==> onyx <==
// Cfu
module Cfu (
  input               cmd_valid,
  output              cmd_ready,
  input      [9:0]    cmd_payload_function_id,
  input      [31:0]   cmd_payload_inputs_0,
  input      [31:0]   cmd_payload_inputs_1,
  output reg          rsp_valid,
  input               rsp_ready,
  output reg [31:0]   rsp_payload_outputs_0,
  input               reset,
  input               clk
);
wire  [2:0] opcode;
wire  is_setting_mode, is_resetting_acc, is_accumlating, is_loading_upper;
reg         mode;  
reg   [31:0] upper_bitblade_in_a;
reg   [31:0] upper_bitblade_in_b;
wire  [63:0] bitblade_in_a;
wire  [63:0] bitblade_in_b;
wire  [31:0] bitblade_out_c;
assign opcode = cmd_payload_function_id[2:0];
assign is_setting_mode =  (cmd_valid) && (opcode == 0);
assign is_resetting_acc = (cmd_valid) && (opcode == 1);
assign is_loading_upper = (cmd_valid) && (opcode == 2);
assign is_accumlating =   (cmd_valid) && (opcode == 3);
always @(posedge clk) begin
  if (reset)
    mode <= 0;  
  else if (is_setting_mode)
    mode <= cmd_payload_function_id[3];
end
assign cmd_ready = ~rsp_valid;
always @(posedge clk) begin
  if (reset)          rsp_valid <= 1'b0;
  else if (rsp_valid) rsp_valid <= ~rsp_ready;   
  else if (cmd_valid) rsp_valid <= 1'b1;         
end
always @(posedge clk) begin
  if (reset)
    rsp_payload_outputs_0 <= 32'b0;
  else if (is_resetting_acc)
    rsp_payload_outputs_0 <= 32'b0;
  else if (is_accumlating)
    rsp_payload_outputs_0 <= rsp_payload_outputs_0 + bitblade_out_c;
end
always @(posedge clk) begin
  if (reset)                  upper_bitblade_in_a <= 0;
  else if (is_loading_upper)  upper_bitblade_in_a <= cmd_payload_inputs_0;
end
always @(posedge clk) begin
  if (reset)                  upper_bitblade_in_b <= 0;
  else if (is_loading_upper)  upper_bitblade_in_b <= cmd_payload_inputs_1;
end
assign bitblade_in_a = {upper_bitblade_in_a, cmd_payload_inputs_0};
assign bitblade_in_b = {upper_bitblade_in_b, cmd_payload_inputs_1};
Bitblade bitblade(
  .mode(mode),
  .in_a(bitblade_in_a),
  .in_b(bitblade_in_b),
  .out_c(bitblade_out_c)
);
endmodule
export LEC_CHECK = 0
export ABC_AREA = 1
export CAP_MARGIN = 30
export CELL_PAD_IN_SITES_GLOBAL_PLACEMENT = 1
export CORE_MARGIN = 2
export CORE_UTILIZATION = 66
export GPL_ROUTABILITY_DRIVEN = 0
export GPL_TIMING_DRIVEN = 1
export HOLD_SLACK_MARGIN = 0.03
export MAX_ROUTING_LAYER = met5
export MIN_ROUTING_LAYER = met2
export PLACE_DENSITY = 0.75
export SETUP_SLACK_MARGIN = -0.3
export SLEW_MARGIN = 20
export TNS_END_PERCENT = 20
create_clock -name core_clock -period 13.5 [get_ports {clk}]
run.sh (not shown) runs the stock make flow with config.mk's settings and CLKGATE_MAP_FILE=.
==> inputs of zinc, as changes to onyx <==
==> flow/config.mk (replaced) <==
export PLATFORM = sky130hd
export DESIGN_NAME = Cfu
export DESIGN_NICKNAME = Cfu
export VERILOG_FILES = /design/flow/design.v
export SDC_FILE = /design/flow/constraint.sdc
export NUM_CORES = 4
export LEC_CHECK = 0
export CAP_MARGIN = 35
export CORE_MARGIN = 6
export CORE_UTILIZATION = 40
export CTS_CLUSTER_DIAMETER = 285
export GPL_ROUTABILITY_DRIVEN = 0
export GPL_TIMING_DRIVEN = 0
export SETUP_SLACK_MARGIN = 3.81
export SLEW_MARGIN = 20
==> Changelog: implementation <==
## Flow update

* Status: finished clean
* And+or+nand+nor area frac at 0.148
* Post-synth mux share at 0.0149
* AND-OR/OR-AND share of the synthesized area at 0.164
* Die footprint at 45000 sq um
* Syn Area/Cell at 8.86 sq um
* Distinct lib cells at 63
* Synth top cell by count: inv_1
* Die height at 212 microns
* Main area contributors after synthesis: fa_1 (28%), ha_1 (16%), dfxtp_1 (12%), inv_1 (7.1%), a32o_1 (5.5%)
* Synth Area in Adders at 0.439
* Std-Cell Rows at 72
* Die X at 212 microns
The numbers above come from zinc.

==> Changelog: implementation <==
## Implementation

* Run Error: [ERROR GPL-0301] Utilization 103.930 % exceeds 100%.
* Status: stopped before the end
* Halt point of the flow: global placement (3_3_place_gp)
* Std-Cell Rows at 58
* Main area contributors after synthesis: fa_1 (27%), nand2_1 (16%), ha_1 (15%), inv_1 (12%), dfxtp_1 (12%)
* Yosys warning count at 4
* Synth Area in Adders at 0.423
* Synth top cell by count: nand2_1
* Mapped Area at 16600 sq um
* Die height at 163 microns
* Die X at 163 microns
* Post-synth mux share at 0.00722
* Distinct lib cells at 42
* Syn Area/Cell at 7.20 sq um
* And+or+nand+nor area frac at 0.236
* AND-OR/OR-AND share of the synthesized area at 0.0607
* Most used DFF post-synth: dfxtp_1
* Die footprint at 26500 sq um
The numbers above come from onyx.

